## top_module_d11
module top_module_d11(
    i_clk,
    i_reset,
    i_start,
    i_load,
    i_enc_dec,
    i_pt1,
    i_pt2,
    i_key1,
    i_key2,
    i_r,
    o_ct1,
    o_ct2,
    o_done
);
export LEC_CHECK = 0
export ABC_AREA = 1
export CAP_MARGIN = 25
export CELL_PAD_IN_SITES_DETAIL_PLACEMENT = 1
export CELL_PAD_IN_SITES_GLOBAL_PLACEMENT = 3
export CORE_ASPECT_RATIO = 1.46
export CORE_MARGIN = 4
export CORE_UTILIZATION = 30
export CTS_CLUSTER_DIAMETER = 132
export HOLD_SLACK_MARGIN = 0.02
export MIN_ROUTING_LAYER = met2
export PLACE_DENSITY = 0.35
export SLEW_MARGIN = 35
create_clock -name core_clock -period 3.51 [get_ports {i_clk}]
run.sh (not shown) runs the stock make flow with config.mk's settings and CLKGATE_MAP_FILE=.
The starting point completed, yet does not pass: negative setup slack.
Edit:
--- a/flow/config.mk
+++ b/flow/config.mk
@@ -10 +9,0 @@
-export CELL_PAD_IN_SITES_DETAIL_PLACEMENT = 1
@@ -13 +12 @@
-export CORE_MARGIN = 4
+export CORE_MARGIN = 8
@@ -15,5 +14,5 @@
-export CTS_CLUSTER_DIAMETER = 132
-export HOLD_SLACK_MARGIN = 0.02
-export MIN_ROUTING_LAYER = met2
-export PLACE_DENSITY = 0.35
-export SLEW_MARGIN = 35
+export CTS_CLUSTER_DIAMETER = 134
+export HOLD_SLACK_MARGIN = 0.01
+export PLACE_DENSITY = 0.95
+export SLEW_MARGIN = 25
+export TNS_END_PERCENT = 5
The new run produced a layout that fails on negative setup slack.
Setup slack improved by 260 ps.
Final area falls by 3.8%.
Synthesized cell count is unchanged.
Critical path depth falls by 1.
Non-clock buffer count falls by 272.
Worst hold slack improved by 74 ps.
Maximum frequency rises by 5.9%.
Via count falls by 31%.
Global-route usage falls by 23 points.

---

top_module_d11 again, from the RTL that the note above started with.
export LEC_CHECK = 0
export CAP_MARGIN = 20
export CORE_MARGIN = 2
export CORE_UTILIZATION = 66
export CTS_CLUSTER_SIZE = 41
export MAX_ROUTING_LAYER = met4
export SETUP_SLACK_MARGIN = -0.3
export SLEW_MARGIN = 20
create_clock -name core_clock -period 4.09 [get_ports {i_clk}]
The baseline finished but fails on capacitance limit, slew limit, setup timing.
Change:
Settings changed: CORE_UTILIZATION 66 to 67, CTS_CLUSTER_SIZE 41 to 35, SETUP_SLACK_MARGIN -0.3 to unset.
Clock period 4.09 ns to 4.04 ns, I/O delays scaled along.
The new run never finished: it broke off in global routing.
Synthesized cell count is unchanged.
Synthesized area stays the same.
Die area came out lower by 1.5%.
Change:
Settings changed: CORE_UTILIZATION 67 to 40, CTS_CLUSTER_SIZE 35 to unset, MAX_ROUTING_LAYER met4 to unset, SETUP_SLACK_MARGIN set to 0.1.
Clock period 4.04 ns to 5.75 ns, I/O delays scaled along.
Outcome: Now the flow went through all stages and came out clean; die area goes up by 66%; synthesized area is unchanged; synthesized cell count is unchanged.
Change:
Settings changed: ABC_AREA set to 1, CORE_UTILIZATION 40 to 21, CTS_CLUSTER_SIZE set to 44.
Clock period 5.75 ns to 6.0 ns, I/O delays scaled along.
What happened:
- die area rose by well over a third
- routed wire length rises by a quarter to a third

---

job 6954:
Starting RTL as in the previous note.
==> flow/config.mk <==
export PLATFORM = sky130hd
export DESIGN_NAME = top_module_d11
export DESIGN_NICKNAME = top_module_d11
export VERILOG_FILES = /design/flow/design.v
export SDC_FILE = /design/flow/constraint.sdc
export NUM_CORES = 4
export LEC_CHECK = 0
export ABC_AREA = 1
export CAP_MARGIN = 20
export CELL_PAD_IN_SITES_DETAIL_PLACEMENT = 1
export CELL_PAD_IN_SITES_GLOBAL_PLACEMENT = 3
export CORE_MARGIN = 2
export CORE_UTILIZATION = 24
export CTS_CLUSTER_SIZE = 72
export MAX_ROUTING_LAYER = met4
export PLACE_DENSITY_LB_ADDON = 0.26
export SLEW_MARGIN = 20
==> flow/constraint.sdc <==
create_clock -name core_clock -period 3.59 [get_ports {i_clk}]
set_input_delay 0.7180 -clock core_clock [delete_from_list [all_inputs] [get_ports {i_clk}]]
set_output_delay 0.7180 -clock core_clock [all_outputs]
set_load 0.01 [all_outputs]
Complete run, failing final checks: job 6954, reason negative setup slack.
For job 203, these inputs were changed with respect to job 6954:
==> flow/config.mk <==
export PLATFORM = sky130hd
export DESIGN_NAME = top_module_d11
export DESIGN_NICKNAME = top_module_d11
export VERILOG_FILES = /design/flow/design.v
export SDC_FILE = /design/flow/constraint.sdc
export NUM_CORES = 4
export LEC_CHECK = 0
export CAP_MARGIN = 20
export CORE_MARGIN = 2
export CORE_UTILIZATION = 70
export CTS_CLUSTER_SIZE = 37
export SLEW_MARGIN = 20
==> flow/constraint.sdc <==
create_clock -name core_clock -period 4.75 [get_ports {i_clk}]
set_input_delay 0.9500 -clock core_clock [delete_from_list [all_inputs] [get_ports {i_clk}]]
set_output_delay 0.9500 -clock core_clock [all_outputs]
set_load 0.01 [all_outputs]
[summary]
- No crash in job 203: every stage finished, but the layout fails its final checks due to negative setup slack.
- Taking job 6954 as the reference, in job 203 worst-case setup margin in the final layout now larger, number of cells on the critical path now smaller, met3 usage now larger, synthesis-to-layout area growth now smaller, sequential cell count comparable.
- Between job 203 and job 6954, the synthesized-area fraction occupied by xor and xnor cells is lower for job 6954.
- Non-clock buffer area fraction after layout | job 203 below job 6954
Input-level comparison between job 3557 and job 203:
--- a/flow/config.mk
+++ b/flow/config.mk
@@ -6,7 +6,8 @@
 export NUM_CORES = 4
 export LEC_CHECK = 0
+export ABC_AREA = 1
 export CAP_MARGIN = 20
 export CORE_MARGIN = 2
-export CORE_UTILIZATION = 70
-export CTS_CLUSTER_SIZE = 37
+export CORE_UTILIZATION = 58
+export SETUP_SLACK_MARGIN = 0.34
 export SLEW_MARGIN = 20
==> flow/constraint.sdc <==
create_clock -name core_clock -period 3.2 [get_ports {i_clk}]
set_input_delay 0.6400 -clock core_clock [delete_from_list [all_inputs] [get_ports {i_clk}]]
set_output_delay 0.6400 -clock core_clock [all_outputs]
set_load 0.01 [all_outputs]
==> results <==
| XOR/XNOR share of the synthesized area | job 3557 vs job 203 | 9.6 points lower |
Job 3557 ended with less mux cell area share after synthesis than job 203.
Looking at synthesis area per yosys across job 203 and job 3557, the one that comes out higher is job 3557.
Comparing job 203 and job 3557, the lower number of buffers added by the clock tree synthesis step is on job 203.
The flow ended early for job 3557: it failed with a tool error in 5_1_grt.
| total die area | job 3557 vs job 203 | about 26% higher |
Job 3557 reports a lower adder-cell share of the synthesized area than job 203 does.

---

top_module_d11 again, from the RTL that the note above started with.
==> flow/config.mk <==
export PLATFORM = sky130hd
export DESIGN_NAME = top_module_d11
export DESIGN_NICKNAME = top_module_d11
export VERILOG_FILES = /design/flow/design.v
export SDC_FILE = /design/flow/constraint.sdc
export NUM_CORES = 4
export LEC_CHECK = 0
export CAP_MARGIN = 20
export CORE_MARGIN = 2
export CORE_UTILIZATION = 66
export MAX_ROUTING_LAYER = met4
export SETUP_SLACK_MARGIN = 1.14
export SLEW_MARGIN = 20
==> flow/constraint.sdc <==
create_clock -name core_clock -period 3.97 [get_ports {i_clk}]
set_input_delay 0.7940 -clock core_clock [delete_from_list [all_inputs] [get_ports {i_clk}]]
set_output_delay 0.7940 -clock core_clock [all_outputs]
set_load 0.01 [all_outputs]
The starting point stopped in global routing (5_1_grt) on GRT-0232.
Change:
--- a/flow/config.mk
+++ b/flow/config.mk
@@ -8,6 +8,4 @@
 export CAP_MARGIN = 20
 export CORE_MARGIN = 2
-export CORE_UTILIZATION = 66
-export MAX_ROUTING_LAYER = met4
-export SETUP_SLACK_MARGIN = 1.14
+export CORE_UTILIZATION = 58
 export SLEW_MARGIN = 20
==> flow/constraint.sdc (replaced) <==
create_clock -name core_clock -period 3.38 [get_ports {i_clk}]
set_input_delay 0.6760 -clock core_clock [delete_from_list [all_inputs] [get_ports {i_clk}]]
set_output_delay 0.6760 -clock core_clock [all_outputs]
set_load 0.01 [all_outputs]
Outcome: This time the run reached the layout checks and failed them: setup timing. Synthesized area stays the same. Die size went up by about 14%. Synthesized cell count does not change.

---

top_module_d11 again, from the RTL that the note above started with.
clock: 3.57 ns
lec_check: 0
abc_area: 1
cap_margin: 20
core_margin: 2
core_utilization: 69
cts_cluster_size: 99
place_density: 0.36
setup_slack_margin: 0.1
slew_margin: 20
tns_end_percent: 5
The baseline died in 5_1_grt.
Edit:
Settings changed: ABC_AREA 1 to unset, CORE_UTILIZATION 69 to 65, CTS_CLUSTER_SIZE 99 to unset, PLACE_DENSITY 0.36 to unset, TNS_END_PERCENT 5 to unset.
Clock period 3.57 ns to 5.75 ns, I/O delays scaled along.
Effect:
- Now the flow passed the timing, design-rule and antenna checks
- synthesized area went down by 4.5%
- synthesized cell count shrinks by 25%
- die area came out higher by 1.4%

---

Setup of north:
Starting RTL as in the previous note.
Settings: LEC_CHECK=0, ABC_AREA=0, CAP_MARGIN=25, CELL_PAD_IN_SITES_GLOBAL_PLACEMENT=3, CORE_ASPECT_RATIO=1.46, CORE_MARGIN=2, CORE_UTILIZATION=72, CTS_CLUSTER_DIAMETER=134, CTS_CLUSTER_SIZE=14, HOLD_SLACK_MARGIN=0.01, PLACE_DENSITY_LB_ADDON=0.0, SLEW_MARGIN=25; clock period 2.4 ns.
Status: north FAILED at global placement without I/O (tool error)
Modified inputs, south compared to north
- a change of CORE_ASPECT_RATIO from 1.46 to 1.15
- a change of CELL_PAD_IN_SITES_GLOBAL_PLACEMENT from 3 to 0
- an added TNS_END_PERCENT of 40
- a change of CTS_CLUSTER_SIZE from 14 to 57
- a change of SLEW_MARGIN from 25 to 15
- a change of CAP_MARGIN from 25 to 0
- a change of CTS_CLUSTER_DIAMETER from 134 to 57
- an added SETUP_SLACK_MARGIN of 0.7
[summary]
south got as far as clock tree synthesis, where a tool error ended the run. Looking at north and south, the die area is a wash. Looking at north and south, the pre-placement core utilization is a wash. The total core area on north is in line with that on south.
diff inputs: south => east
- CTS_CLUSTER_DIAMETER no longer set, was 57
- CAP_MARGIN now 20, was 0
- ABC_AREA no longer set, was 0
- CORE_UTILIZATION now 58, was 72
- TNS_END_PERCENT no longer set, was 40
- HOLD_SLACK_MARGIN no longer set, was 0.01
- CORE_ASPECT_RATIO no longer set, was 1.15
- CTS_CLUSTER_SIZE no longer set, was 57
- SLEW_MARGIN now 20, was 15
- PLACE_DENSITY_LB_ADDON no longer set, was 0.0
- CELL_PAD_IN_SITES_GLOBAL_PLACEMENT no longer set, was 0
- SETUP_SLACK_MARGIN no longer set, was 0.7
- the clock period (ns, I/O delays scaled along) now 4.04, was 2.4
==> comparison <==
Cmp south and east / cell area after placement / higher: south. east ends up with a placeable core region that is about 24% higher than in south. east completed end to end; final checks failed (negative setup slack). Going from south to east, total instance count after detailed placement shrinks by 325. south -> east: number of instances in the synthesized netlist delta 0, exact match. Compared with south, in east die area now larger, effective utilization at floorplan now smaller.
What west does differently from east at the input level:
- swapping 58 for 71 in CORE_UTILIZATION
- putting PLACE_DENSITY at 0.65 where nothing was set
- swapping 4.04 for 4.32 in the clock period (ns, I/O delays scaled along)
### Flow results
Cmp east and west / floorplan die width / lower: west
east -> stages 100% | layout checks FAIL | negative setup slack
The log for west ends in global routing with error GRT-0232, so the run never completed.
Comparing east and west, the lower estimated wirelength of the detail-placed design is on west.
Comparing east and west, the higher worst slack after detailed placement was measured on west.
The area of the placeable core number comes out lower for west vs east.
--- input diff west..middle ---
- clearing PLACE_DENSITY, which used to be 0.65
- putting CTS_CLUSTER_DIAMETER at 253 where nothing was set
- swapping 71 for 58 in CORE_UTILIZATION
- putting ABC_AREA at 1 where nothing was set
- swapping 4.32 for 3.7 in the clock period (ns, I/O delays scaled along)
==> comparison <==
west got as far as global routing, where a tool error ended the run.
The flow for middle finished, though final verification flagged negative setup slack.
Relative to west, middle degrades post-placement setup slack.
Going from west to middle, core area increased by 29% relative to the old numbers, tally of unique sky130hd cells used after synthesis decreased by about 30% relative to the old numbers, synthesized net count increased by 1947 relative to the old numbers.
